== job 4836 ==
// IIR
module IIR(clk, rst, Start, load, DIn, RAddr, data_done, WEN, Yn, WAddr, Finish);
Size in the first run: about 4900 cells after synthesis, ~220 flip-flops, ~79 I/O pins.
Settings: LEC_CHECK=0, CAP_MARGIN=20, CELL_PAD_IN_SITES_DETAIL_PLACEMENT=1, CELL_PAD_IN_SITES_GLOBAL_PLACEMENT=0, CORE_MARGIN=5, CORE_UTILIZATION=61, GPL_TIMING_DRIVEN=1, MAX_ROUTING_LAYER=met4, PLACE_DENSITY_LB_ADDON=0.21, SETUP_SLACK_MARGIN=4.67, SLEW_MARGIN=20; clock period 21.7 ns.
run.sh (not shown) runs the stock make flow with config.mk's settings and CLKGATE_MAP_FILE=.
Status(job 4836) = ERROR, stage = 5_1_grt
Here is what was changed in the inputs of job 357 compared with job 4836.
- clearing PLACE_DENSITY_LB_ADDON, which used to be 0.21
- putting CORE_ASPECT_RATIO at 1.77 where nothing was set
- clearing CELL_PAD_IN_SITES_DETAIL_PLACEMENT, which used to be 1
- putting PLACE_DENSITY at 0.64 where nothing was set
- clearing SETUP_SLACK_MARGIN, which used to be 4.67
- putting HOLD_SLACK_MARGIN at -0.08 where nothing was set
Changes observed in job 357 relative to job 4836: y dimension of the die increased by 32% relative to the old numbers; number of buffers added by the clock tree synthesis step decreased by about 11% relative to the old numbers; synthesized instance count closely matched the old numbers; mean post-synth cell area closely matched the old numbers.
Job 4836: it failed with a tool error in 5_1_grt, so there are no final results.
Job 357: flow completed, timing, DRC and antenna clean
Comparing job 357 against job 4836, there is no change at all in complex-gate fraction of the synthesized area.
Delta (job 357 minus job 4836): number of setup buffers added after CTS decreased by 101 relative to the old numbers, overall chip area essentially unchanged.
Count of placed standard cells including taps: job 357 vs job 4836, no meaningful difference
For job 9996, these inputs were changed with respect to job 357:
- GPL_TIMING_DRIVEN removed (was 1)
- CORE_MARGIN changed from 5 to 2
- CORE_ASPECT_RATIO removed (was 1.77)
- CELL_PAD_IN_SITES_GLOBAL_PLACEMENT removed (was 0)
- HOLD_SLACK_MARGIN removed (was -0.08)
- CORE_UTILIZATION changed from 61 to 40
- MAX_ROUTING_LAYER removed (was met4)
- PLACE_DENSITY removed (was 0.64)
- the clock period (ns, I/O delays scaled along) changed from 21.7 to 16.0
--- outcome ---
Job 9996 has completed all stages; timing, DRC and antenna checks passed.
Compared with job 357, job 9996 degrades number of vias in the routed layout.
Origin of the worst setup path: dp.x5[5]$_DFF_PP0_ -> job 357, dp.y0[3]$_DFF_PP0_ -> job 9996
fa_1 as the cell at the slowest stage of the critical path was reported by job 9996, and or4_1 by job 357.
The fraction of the core area occupied by cells at floorplan number comes out higher for job 357 vs job 9996.
Job 9996 vs. job 357: post-layout period usage of the worst path went up by 10 points.
Job 9996: number of cells after detailed placement higher than job 357
In the reports for job 357 and job 9996, the smaller number of buffers added by the clock tree synthesis step belongs to job 357.
[inputs] job 4964 vs job 9996
- putting SETUP_SLACK_MARGIN at 1.6 where nothing was set
- putting ABC_AREA at 1 where nothing was set
- putting MAX_ROUTING_LAYER at met4 where nothing was set
- putting PLACE_DENSITY_LB_ADDON at 0.04 where nothing was set
- putting CTS_CLUSTER_DIAMETER at 190 where nothing was set
- swapping 40 for 72 in CORE_UTILIZATION
--- outcome ---
Wire length of the first global-routing pass for job 4964 is higher than for job 9996.
Number of gates given a new drive strength after cts (higher): job 4964
For count of inverters not on the clock network in the layout, dividing the value from job 9996 by the value from job 4964 gives 0.51.
In job 4964 relative to job 9996, total wirelength of the detailed-routed design had gone up by more than 10%.
Summary of job 4964 over job 9996: number of nets at the end of the flow now larger; depth of the most critical reg-to-reg path now larger.
Worst setup slack delta (job 4964 − job 9996): favourable
Diff job 9996 -> job 4964: mux cell area share after synthesis fell by 0.47 points, number of buffers and inverters on the critical path fell by 4.

--- another note on this design; it stands on its own ---

==> v31: inputs <==
## IIR
module IIR(clk, rst, Start, load, DIn, RAddr, data_done, WEN, Yn, WAddr, Finish);
Settings: LEC_CHECK=0, CAP_MARGIN=20, CELL_PAD_IN_SITES_GLOBAL_PLACEMENT=0, CORE_ASPECT_RATIO=0.5, CORE_MARGIN=5, CORE_UTILIZATION=72, GPL_TIMING_DRIVEN=1, HOLD_SLACK_MARGIN=-0.07, MAX_ROUTING_LAYER=met4, PLACE_DENSITY=0.64, SLEW_MARGIN=20; clock period 21.7 ns.
run.sh (not shown) runs the stock make flow with config.mk's settings and CLKGATE_MAP_FILE=.
==> inputs of v18, as changes to v31 <==
CELL_PAD_IN_SITES_GLOBAL_PLACEMENT = unset   (was 0)
CORE_ASPECT_RATIO = unset   (was 0.5)
CORE_MARGIN = 2   (was 5)
GPL_TIMING_DRIVEN = unset   (was 1)
HOLD_SLACK_MARGIN = unset   (was -0.07)
PLACE_DENSITY = 0.66   (was 0.64)
SETUP_SLACK_MARGIN = 1.6   (was unset)
==> flow/constraint.sdc (replaced) <==
create_clock -name core_clock -period 16.0 [get_ports {clk}]
set_input_delay 3.2000 -clock core_clock [delete_from_list [all_inputs] [get_ports {clk}]]
set_output_delay 3.2000 -clock core_clock [all_outputs]
set_load 0.01 [all_outputs]
==> inputs of v27, as changes to v31 <==
ABC_AREA = 1   (was unset)
CELL_PAD_IN_SITES_GLOBAL_PLACEMENT = unset   (was 0)
CORE_ASPECT_RATIO = unset   (was 0.5)
CORE_MARGIN = 2   (was 5)
CTS_CLUSTER_SIZE = 49   (was unset)
GPL_TIMING_DRIVEN = unset   (was 1)
HOLD_SLACK_MARGIN = unset   (was -0.07)
MAX_ROUTING_LAYER = unset   (was met4)
PLACE_DENSITY = unset   (was 0.64)
PLACE_DENSITY_LB_ADDON = 0.01   (was unset)
SETUP_SLACK_MARGIN = 1.6   (was unset)
==> flow/constraint.sdc (replaced) <==
create_clock -name core_clock -period 15.3 [get_ports {clk}]
set_input_delay 3.0600 -clock core_clock [delete_from_list [all_inputs] [get_ports {clk}]]
set_output_delay 3.0600 -clock core_clock [all_outputs]
set_load 0.01 [all_outputs]
==> comparison table <==
                                                          v27                   v18         v31
Run status                           timing/DRC/antenna clean       failed layout checks  timing/DRC/antenna clean
Reasons for failing layout checks                           -  negative setup slack           -
Sink of the worst hold path                         dp.y0[13]              dp.y1[1]    dp.y1[1]
Simple-Gate Area Share                                 20.79%                13.40%      13.40%
Register fraction of the total cell area               10.38%                11.10%      11.72%
Met1 wire length                                     54.03 mm              51.66 mm    48.10 mm
Top Layer Used                                           met5                  met4        met4
Insertion Delay late pin                               600 ps                590 ps      550 ps
Setup crit start                                     dp.x0[0]              dp.x5[4]    dp.x0[0]
Met2 wire length                                     62.44 mm              55.75 mm    54.41 mm
Gr usage total                                         39.11%                38.63%      35.77%
Critical-path maximum fanout                                5                    11           5
Core Box Area                                       64230 µm²             60470 µm²   60860 µm²
Finish-stage setup viols                                    0                     1           0
Met3 capacity usage during global routing              6.289%                4.839%      5.079%
Aoi/oai-family share of the synthesized area           8.009%                14.81%      14.81%
Dpl ws                                               144.5 ps              101.0 ps     3166 ps
Number of diodes                                            3                     2           0
Peak per-stage delay on the critical path              560 ps                640 ps      630 ps
Number of logic gates                                    4533                  3896        3896
Largest net degree at the start of global routing          82                    90          82
Buffer and inverter count on the worst path                16                     9           7
Final clock-cell share                                 1.493%                1.949%      1.905%
